// error_correction
module error_correction # (
    parameter puf_sig_length     = 256,
    parameter ipid_N             = 16
)
(
    input                                clk,
    input                                rst_n,
    input        [1:0]                   pcm_instruction,
    input        [puf_sig_length-1:0]    pcm_puf_in,
    input                                pcm_puf_in_valid,
    input        [$clog2(ipid_N)-1:0]    pcm_ipid_number,
    output logic [puf_sig_length-1:0]    pcm_puf_out,
    output logic                         pcm_puf_out_valid,
    output logic                         pcm_S_c  
);
clock: 2.21 ns
lec_check: 0
cap_margin: 20
core_margin: 2
core_utilization: 64
cts_cluster_size: 54
hold_slack_margin: 0.3
setup_slack_margin: 0.33
slew_margin: 20
run.sh (not shown) runs the stock make flow with config.mk's settings and CLKGATE_MAP_FILE=.
The first run completed and failed the layout checks on negative setup slack.
Rerun with:
Settings changed: CORE_UTILIZATION 64 to 70, CTS_CLUSTER_SIZE 54 to 36, HOLD_SLACK_MARGIN 0.3 to default, SETUP_SLACK_MARGIN 0.33 to default.
Clock period 2.21 ns to 2.95 ns, I/O delays scaled along.
Outcome: This time the run finished but failed the layout checks on max-capacitance violations, max-slew violations, negative setup slack. Routed wire length rises by 24%. Total power falls by 27%. Core utilization rises by 3.9 points. Clock skew rises by 0.019 ns. Synthesized cell count stays the same. First-iteration DRC count rises by 57%.
Rerun with:
Settings changed: CTS_CLUSTER_SIZE 36 to 47.
Clock period 2.95 ns to 2.15 ns, I/O delays scaled along.
After rerunning: The new run ended with an error in 5_1_grt with GRT-0116. Die area stays the same. Area after synthesis does not change. Synthesized cell count does not change.
Rerun with:
Settings changed: CTS_CLUSTER_SIZE 47 to 37, PLACE_DENSITY from default to 0.6.
Clock period 2.15 ns to 2.2 ns, I/O delays scaled along.
The changed run never finished: it broke off in 4_1_cts with DPL-0033.
Die area does not change.
Area after synthesis stays the same.
Synthesized cell count does not change.

error_correction again, from the RTL that the note above started with.
clock: 2.71 ns
lec_check: 0
cap_margin: 20
core_margin: 2
core_utilization: 47
setup_slack_margin: 0.71
slew_margin: 20
The first run completed, yet does not pass: negative setup slack.
==> next run, changes <==
CORE_UTILIZATION = 70   (was 47)
CTS_CLUSTER_SIZE = 30   (was not set)
PLACE_DENSITY = 0.6   (was not set)
SETUP_SLACK_MARGIN = not set   (was 0.71)
clock period = 2.75 ns   (was 2.71 ns; I/O delays follow)
This time the run failed in global routing (5_1_grt) (GRT-0232).
Area after synthesis does not change.
Die size falls by 33%.
Synthesized cell count does not change.
==> next run, changes <==
CORE_UTILIZATION = 64   (was 70)
CTS_CLUSTER_SIZE = not set   (was 30)
PLACE_DENSITY = not set   (was 0.6)
clock period = 2.15 ns   (was 2.75 ns; I/O delays follow)
The changed run finished with negative setup slack left. Synthesized cell count stays the same. Die area rises by 9.3%. Synthesized area stays the same.
==> next run, changes <==
CORE_UTILIZATION = 40   (was 64)
PLACE_DENSITY = 0.6   (was not set)
clock period = 5.0 ns   (was 2.15 ns; I/O delays follow)
Outcome: This time the run completed with no timing, DRC or antenna violations; via count drops by about a fifth; routed wire length drops by about a fifth; hold slack gains 0.16 ns; worst setup slack gains 2.2 ns; cell count drops slightly; global-route usage drops by 17 points; first-iteration DRC count drops by well over a third; non-clock buffer count drops by 1086; die size climbs by well over a third; synthesized cell count stays the same.
==> next run, changes <==
CORE_UTILIZATION = 64   (was 40)
PLACE_DENSITY = not set   (was 0.6)
clock period = 2.21 ns   (was 5.0 ns; I/O delays follow)
The changed run finished with negative setup slack left.
Via count rose by 22%.
Wire length increases by 22%.
Synthesized area stays the same.
Cell area went up by 13%.
Setup slack degrades by 2.0 ns.
Core utilization increases by 39 points.
Clock power climbs by 130%.
Register-to-register slack loses 2.8 ns.

error_correction again, from the RTL that the note above started with.
clock: 3.74 ns
lec_check: 0
abc_area: 1
cap_margin: 20
core_aspect_ratio: 1.65
core_margin: 10
core_utilization: 37
cts_cluster_size: 52
gpl_routability_driven: 0
place_density: 0.47
slew_margin: 10
The baseline finished clean.
Change:
ABC_AREA = 0   (was 1)
CORE_MARGIN = 2   (was 10)
CORE_UTILIZATION = 70   (was 37)
PLACE_DENSITY = 0.65   (was 0.47)
clock period = 3.05 ns   (was 3.74 ns; I/O delays follow)
Effect: The changed run ran to the end with violations: capacitance limit, slew limit, setup timing; hold slack is worse by 0.065 ns; worst setup slack is worse by 1.8 ns; cell area fell by 6.0%; final cell count fell by 48%; clock-buffer cell count fell by 50; routed wire length fell by 3.6%; utilization rose by 44 points; combinational power rose by 93%.

== v44 ==
error_correction again, from the RTL that the note above started with.
Settings: LEC_CHECK=0, ABC_AREA=1, CAP_MARGIN=20, CELL_PAD_IN_SITES_DETAIL_PLACEMENT=2, CELL_PAD_IN_SITES_GLOBAL_PLACEMENT=2, CORE_MARGIN=2, CORE_UTILIZATION=35, GPL_TIMING_DRIVEN=0, MIN_ROUTING_LAYER=met2, SETUP_SLACK_MARGIN=0.72, SLEW_MARGIN=35, TNS_END_PERCENT=75; clock period 5.0 ns.
v44 finished every stage and its layout cleared the timing, design-rule and antenna checks.
Edits applied to the flow inputs when going from v44 to v50:
- PLACE_DENSITY: unset -> 0.6
- GPL_TIMING_DRIVEN: 0 -> unset
- ABC_AREA: 1 -> unset
- SLEW_MARGIN: 35 -> 20
- MIN_ROUTING_LAYER: met2 -> unset
- CELL_PAD_IN_SITES_GLOBAL_PLACEMENT: 2 -> unset
- TNS_END_PERCENT: 75 -> unset
- CORE_UTILIZATION: 35 -> 40
- SETUP_SLACK_MARGIN: 0.72 -> unset
- CELL_PAD_IN_SITES_DETAIL_PLACEMENT: 2 -> unset
- the clock period (ns, I/O delays scaled along): 5.0 -> 6.53
Findings:
NOTE final-layout clock buffer total v44->v50 decreased by more than 10%
For v44, the worst setup path endpoint was pcm_puf_out[191]$_DFFE_PN0P_, unlike v50, where it was pcm_puf_out[140]$_DFFE_PN0P_.
Between v50 and v44, it is v50 whose non-clock inverter instance count of the final layout is lower, by 587.
The endpoint arrival time on the critical path of v50 falls short of that of v44 by 0.04 ns.
Routed wire in v50 totals less than in v44.
Density: v50 denser than v44
Final RePlAce weighted congestion: v50 vs v44 down 4.6%
Delta(average wire per standard cell, v50 - v44) < 0
Register-to-register slack: v50 higher than v44
Input-level comparison between v2 and v50:
- putting MIN_ROUTING_LAYER at met2 where nothing was set
- putting TNS_END_PERCENT at 75 where nothing was set
- clearing PLACE_DENSITY, which used to be 0.6
- swapping 6.53 for 5.0 in the clock period (ns, I/O delays scaled along)
Findings:
In summary, v2 completed successfully, with a layout that passed the timing, design-rule and antenna checks. v2 vs. v50: final worst setup slack went down; total length of routed met3 wires went up; clock tree buffer count of the final layout went up. Summary of v2 over v50: relative area change from synthesis to final layout climbed 1.0 points; design area climbed about 0.9%; via count of the routed design climbed 14800. Looking at end point of the critical path, the pcm_puf_out[140]$_DFFE_PN0P_ result is from v50; the pcm_puf_out[79]$_DFFE_PN0P_ one comes from v2. Cmp v50 and v2 / final standard cell utilization of the core / higher: v2.
--- input diff v2..v39 ---
- CELL_PAD_IN_SITES_GLOBAL_PLACEMENT: unset -> 2
- ABC_AREA: unset -> 1
- CORE_MARGIN: 2 -> 4
- CTS_CLUSTER_DIAMETER: unset -> 199
- MAX_ROUTING_LAYER: unset -> met4
- HOLD_SLACK_MARGIN: unset -> -0.07
- CAP_MARGIN: 20 -> 25
- CORE_ASPECT_RATIO: unset -> 0.53
- GPL_TIMING_DRIVEN: unset -> 0
- TNS_END_PERCENT: 75 -> unset
Notes after the runs:
- v39 did not make it past 5_1_grt, where a tool error ended it.
- Compared with v2, v39 shows count of buffers inserted at the top-level ports that has gone down by more than 10%.
- Of the two values seen for dominant non-sequential cell family after synthesis, multiplexers was produced by v2 and simple AND/OR/NAND/NOR gates by v39.
- Going from v2 to v39, number of placement rows down 38; final weighted congestion of routability-driven global placement now larger; floorplan die area went up by 28000 sq um; gate count after technology mapping shows an increase of 130%.
- v39 vs v2 on half-perimeter wire length after detailed placement: v39 is the higher one.
- Multiplexer share of the synthesized area: v39 vs v2 down 14 points
For v40, these inputs were changed with respect to v39:
- PLACE_DENSITY_LB_ADDON now 0.06, previously not set
- CELL_PAD_IN_SITES_GLOBAL_PLACEMENT no longer set, was 2
- HOLD_SLACK_MARGIN now 0.17, was -0.07
- CORE_ASPECT_RATIO now 0.93, was 0.53
- CAP_MARGIN now 20, was 25
- CORE_MARGIN now 2, was 4
- ABC_AREA no longer set, was 1
==> results <==
- The final layout from v40, which completed every stage, passed the timing, design-rule and antenna checks at the end of the flow.
- Side by side, area of the synthesized netlist per yosys stat turned out lower in v40 than in v39.
- In the tables for v40 and v39, xor and xnor area share after synthesis reads lower with v39.
- Comparing v40 and v39, the higher number of buffers on the longest clock path is on v39.
- Relative to v39, the gate count of the mapped netlist measured on v40 has decreased by more than half.
- Looking at v40 and v39, the arithmetic-cell share of the synthesized area counting full adders, half adders and majority gates is a wash.
- Number of buffers inserted during clock tree synthesis came out higher on v40 than on v39.
- Delta (v40 minus v39): simple-gate share of the synthesized area lower; average footprint of a synthesized cell higher; floorplan-stage core utilization neither gained nor lost much.
- The die area in v40 was lower than what v39 gave.

error_correction again, from the RTL that the note above started with.
Settings: LEC_CHECK=0, ABC_AREA=0, CAP_MARGIN=20, CELL_PAD_IN_SITES_DETAIL_PLACEMENT=2, CELL_PAD_IN_SITES_GLOBAL_PLACEMENT=2, CORE_ASPECT_RATIO=0.56, CORE_MARGIN=2, CORE_UTILIZATION=35, GPL_TIMING_DRIVEN=0, MIN_ROUTING_LAYER=met2, SETUP_SLACK_MARGIN=0.72, SLEW_MARGIN=35, TNS_END_PERCENT=95; clock period 5.0 ns.
The starting point finished clean.
==> next run, changes <==
--- a/flow/config.mk
+++ b/flow/config.mk
@@ -11,9 +11,10 @@
 export CELL_PAD_IN_SITES_GLOBAL_PLACEMENT = 2
 export CORE_ASPECT_RATIO = 0.56
-export CORE_MARGIN = 2
-export CORE_UTILIZATION = 35
-export GPL_TIMING_DRIVEN = 0
+export CORE_MARGIN = 9
+export CORE_UTILIZATION = 70
+export GPL_TIMING_DRIVEN = 1
+export HOLD_SLACK_MARGIN = -0.03
 export MIN_ROUTING_LAYER = met2
 export SETUP_SLACK_MARGIN = 0.72
-export SLEW_MARGIN = 35
-export TNS_END_PERCENT = 95
+export SLEW_MARGIN = 10
+export TNS_END_PERCENT = 30
==> flow/constraint.sdc (replaced) <==
create_clock -name core_clock -period 5.72 [get_ports {clk}]
set_input_delay 1.1440 -clock core_clock [delete_from_list [all_inputs] [get_ports {clk}]]
set_output_delay 1.1440 -clock core_clock [all_outputs]
set_load 0.01 [all_outputs]
The new run aborted during global placement (3_3_place_gp).
Synthesized cell count is unchanged.
Synthesized area is unchanged.
Die area drops by 45%.

== main ==
Starting RTL as in the previous note.
==> flow/config.mk <==
export PLATFORM = sky130hd
export DESIGN_NAME = error_correction
export DESIGN_NICKNAME = error_correction
export VERILOG_FILES = /design/flow/design.v
export SDC_FILE = /design/flow/constraint.sdc
export NUM_CORES = 4
export LEC_CHECK = 0
export CAP_MARGIN = 20
export CORE_MARGIN = 2
export CORE_UTILIZATION = 66
export SETUP_SLACK_MARGIN = 0.93
export SLEW_MARGIN = 20
==> flow/constraint.sdc <==
create_clock -name core_clock -period 3.36 [get_ports {clk}]
set_input_delay 0.6720 -clock core_clock [delete_from_list [all_inputs] [get_ports {clk}]]
set_output_delay 0.6720 -clock core_clock [all_outputs]
set_load 0.01 [all_outputs]
No stage failed in main, and the final checks on the layout all came back clean.
The following lists how the feature branch was set up differently from main:
- SETUP_SLACK_MARGIN no longer set, was 0.93
- CORE_UTILIZATION now 70, was 66
- CTS_CLUSTER_SIZE now 59, previously not set
- PLACE_DENSITY now 0.6, previously not set
- the clock period (ns, I/O delays scaled along) now 3.11, was 3.36
[summary]
- Higher source-to-sink clock delay at the later pin of the worst-skew pair was reported by main, not the feature branch.
- Between the feature branch and main, area fraction of clock buffers and clock inverters is higher for the feature branch, main comes in under that.
- Of main and the feature branch, only main finishes the flow clean.
- Every stage of the feature branch finished as expected; the final checks, on the other hand, flagged negative setup slack, which means the layout fails.
- [compare] base=main new=the feature branch: clock-buffer cell count shrank by 18, first-pass GRT wire length shrank by 15,000 µm, power share of the sequential group grew by 4.0 points, power shrank by 2.4%, number of filler instances in the final layout shrank by about 1.3%.
- Taking main as the reference, in the feature branch met3 wire length moved down, worst clock skew went down.
- [compare] base=main new=the feature branch: design area down 6.7%, final cell count without fillers down 4.0%.

Starting RTL as in the previous note.
make LEC_CHECK=0 CAP_MARGIN=20 CORE_MARGIN=2 CORE_UTILIZATION=65 MAX_ROUTING_LAYER=met4 PLACE_DENSITY=0.6 SLEW_MARGIN=20 finish   # period 4.09 ns
Rerun with:
CORE_UTILIZATION = 30   (was 65)
MAX_ROUTING_LAYER = default   (was met4)
clock period = 3.88 ns   (was 4.09 ns; I/O delays follow)
=> Sequential share of layout area goes down by 2.4 points. Wire length goes up by a little under a tenth. Final area goes up by a few percent. Utilization goes down by 40 points. Total power goes up by roughly a tenth. First-iteration DRC count goes down by a quarter to a third. Synthesized area stays the same. Setup slack degrades by 0.10 ns.
Rerun with:
CORE_UTILIZATION = 40   (was 30)
SETUP_SLACK_MARGIN = -0.24   (was default)
Outcome:
- The changed run passed the timing, design-rule and antenna checks
- final area shrinks slightly
- clock power is lower by a few percent
- area after synthesis stays the same
- setup slack gets worse by 0.049 ns
- critical path depth is unchanged
- wire length went down by a few percent
Rerun with:
CORE_UTILIZATION = 70   (was 40)
CTS_CLUSTER_SIZE = 49   (was default)
PLACE_DENSITY = default   (was 0.6)
SETUP_SLACK_MARGIN = default   (was -0.24)
clock period = 2.21 ns   (was 3.88 ns; I/O delays follow)
Outcome: Now the flow ended with an error in global routing. Synthesized area stays the same. Die size went down by well over a third. Synthesized cell count does not change.
Rerun with:
CORE_UTILIZATION = 64   (was 70)
CTS_CLUSTER_SIZE = default   (was 49)
HOLD_SLACK_MARGIN = 0.29   (was default)
SETUP_SLACK_MARGIN = 0.63   (was default)
What happened: The changed run finished but failed the layout checks on setup timing. Synthesized area stays the same. Die size increases by 9.3%. Synthesized cell count does not change.
Rerun with:
CORE_UTILIZATION = 40   (was 64)
HOLD_SLACK_MARGIN = default   (was 0.29)
PLACE_DENSITY = 0.6   (was default)
SETUP_SLACK_MARGIN = default   (was 0.63)
clock period = 3.88 ns   (was 2.21 ns; I/O delays follow)
After rerunning: The new run passed the timing, design-rule and antenna checks; final area fell by 9.7%; setup slack gains 1.4 ns; sequential share of layout area rose by 5.1 points; via count fell by 19%; total power fell by 50%; cell count rose by 2.1%; global-route usage fell by 18 points; area after synthesis does not change; clock power fell by 43%; combinational power fell by 63%; clock skew rose by 0.0043 ns.

Starting RTL as in the previous note.
make LEC_CHECK=0 ABC_AREA=1 CAP_MARGIN=25 CELL_PAD_IN_SITES_GLOBAL_PLACEMENT=2 CORE_ASPECT_RATIO=1.14 CORE_MARGIN=4 CORE_UTILIZATION=66 CTS_CLUSTER_DIAMETER=199 CTS_CLUSTER_SIZE=68 GPL_TIMING_DRIVEN=0 HOLD_SLACK_MARGIN=-0.07 MAX_ROUTING_LAYER=met4 MIN_ROUTING_LAYER=met2 SLEW_MARGIN=20 finish   # period 5.0 ns
The baseline never finished: it broke off in global placement without I/O with GPL-0301.
Next try:
Settings changed: CAP_MARGIN 25 to 20, CELL_PAD_IN_SITES_GLOBAL_PLACEMENT 2 to unset, CORE_ASPECT_RATIO 1.14 to 0.53, CORE_UTILIZATION 66 to 40, CTS_CLUSTER_SIZE 68 to unset, PLACE_DENSITY_LB_ADDON set to 0.06.
Outcome: The changed run never finished: it broke off in global routing; synthesized area is unchanged; die size climbs by 64%; synthesized cell count does not change.

## run A
Starting RTL as in the previous note.
## error_correction
module error_correction # (
    parameter puf_sig_length     = 256,
    parameter ipid_N             = 16
)
(
    input                                clk,
    input                                rst_n,
    input        [1:0]                   pcm_instruction,
    input        [puf_sig_length-1:0]    pcm_puf_in,
    input                                pcm_puf_in_valid,
    input        [$clog2(ipid_N)-1:0]    pcm_ipid_number,
    output logic [puf_sig_length-1:0]    pcm_puf_out,
    output logic                         pcm_puf_out_valid,
    output logic                         pcm_S_c  
);  
typedef enum logic [1:0] {IDLE, PROVISION_ID, CORRECT_SIG} state_t;
state_t state_r; 
logic [(6*(puf_sig_length/16))-1:0] parity_bits [0:ipid_N-1];
wire [puf_sig_length-1:0] temp_corrected_out; 
genvar j;
generate
    for (j =0; j < puf_sig_length/16; j++) begin
        error_module errorX (.data(pcm_puf_in[((j+1)*16)-1:j*16]), .parity(parity_bits[pcm_ipid_number][((j+1)*6)-1:j*6]), .corrected_out(temp_corrected_out[((j+1)*16)-1:j*16]));
    end 
endgenerate 
always @(posedge clk) begin
    if (state_r == PROVISION_ID && pcm_puf_in_valid) begin
        for (int i = 0; i < puf_sig_length/16; i++) begin
  ...
Settings: LEC_CHECK=0, ABC_AREA=1, CAP_MARGIN=20, CORE_MARGIN=2, CORE_UTILIZATION=69, CTS_CLUSTER_DIAMETER=327, CTS_CLUSTER_SIZE=96, PLACE_DENSITY=0.6, SETUP_SLACK_MARGIN=0.64, SLEW_MARGIN=20; clock period 2.15 ns.
Seen in the log of run A: ODB-0269 during global routing, after which the run never completed.
Modified inputs, run B compared to run A
- ABC_AREA no longer set, was 1
- CTS_CLUSTER_SIZE now 59, was 96
- SETUP_SLACK_MARGIN now 0.56, was 0.64
- CTS_CLUSTER_DIAMETER no longer set, was 327
- CORE_UTILIZATION now 65, was 69
## What came out
- Run B had finished all stages when the layout checks came back failing, citing setup timing.
- [compare] base=run A new=run B: number of nets at floorplan decreased by 5962 relative to the old numbers, post-synthesis cell count from yosys decreased by 57% relative to the old numbers, post-synth area from yosys stat decreased by about 10% relative to the old numbers, area after synthesis decreased by 9400 µm² relative to the old numbers, final weighted congestion in routability-driven placement decreased by about 11% relative to the old numbers.
- Changes observed in run B relative to run A: maximum level of the CTS H-tree grew by 3, number of unique standard cell types used by synthesis rose by about 90%, die area lower.
- Compared with run A, in run B sequential cell area fraction in the yosys report went up by 6.9 points, post-cts sizing count moved up, post-CTS setup-driven buffer insertion count increased 92.
Inputs modified between run B and run C:
- a change of PLACE_DENSITY from 0.6 to 0.41
- a change of CTS_CLUSTER_SIZE from 59 to 96
- a change of CORE_UTILIZATION from 65 to 72
- an added ABC_AREA of 1
- an added CTS_CLUSTER_DIAMETER of 327
- a change of SETUP_SLACK_MARGIN from 0.56 to 0.64
Results
Run C ended up with a higher number of nets produced by synthesis than run B did.
Run C got as far as global routing, where a tool error ended the run.
Placed instance count sits higher in run C than in run B.
Compared with run B, run C degrades chip footprint.
Compared with run B, in run C netlist area before placement now larger, cell count listed in synth_stat.txt increased by 5962 relative to the old numbers, area reported by Yosys stat went up, mean area per synthesized cell now sits lower.
--- input diff run C..run D ---
- CTS_CLUSTER_SIZE changed from 96 to 51
- SETUP_SLACK_MARGIN removed (was 0.64)
- CTS_CLUSTER_DIAMETER removed (was 327)
- ABC_AREA removed (was 1)
- HOLD_SLACK_MARGIN newly set to 0.29
- PLACE_DENSITY changed from 0.41 to 0.6
- CORE_UTILIZATION changed from 72 to 65
### Flow results
Note that the number of standard cells after synthesis recorded for run C amounts to 2.3 times the value seen in run D. The number of setup buffers added after CTS in run C is 0.59 times that in run D. Run D vs. run C: post-synthesis instance area went down by about 10%. Run D ended up with a lower die outline area than run C did. Run D vs run C: area of the synthesized netlist per yosys stat down by more than 10%. Note that the quantity of gates resized following cts recorded for run C amounts to 1.10 times the value seen in run D. Looking at count of hold-fix buffers inserted at cts across run C and run D, the one that comes out lower is run C. Run D vs run C — post-synthesis simple-gate area fraction dropped 26 points. No crash in run D: every stage finished, but the layout fails its final checks due to setup timing. Run C has lower xor/xnor cell area share of the yosys netlist than run D. The run showing the greater effective utilization at floorplan is run C. Post-detailed-placement half-perimeter wirelength, run C and run D, higher one = run C.
## Diff of input files: run E against run D
- HOLD_SLACK_MARGIN removed (was 0.29)
- CTS_CLUSTER_DIAMETER newly set to 360
- CORE_UTILIZATION changed from 65 to 70
- CTS_CLUSTER_SIZE changed from 51 to 37
- SETUP_SLACK_MARGIN newly set to 0.56
--- outcome ---
[compare] base=run D new=run E: synthesis-stage register bit count about even; clock buffer count from CTS saw a decrease; y dimension of the die has decreased; total instance count after detailed placement went down 1.5%; core box area went down 7.4%. Going from run D to run E, count of standard-cell rows shrank by a few percent. Run E never completed, since it errored out during global routing.
Power is estimated from default activity; no workload was simulated.
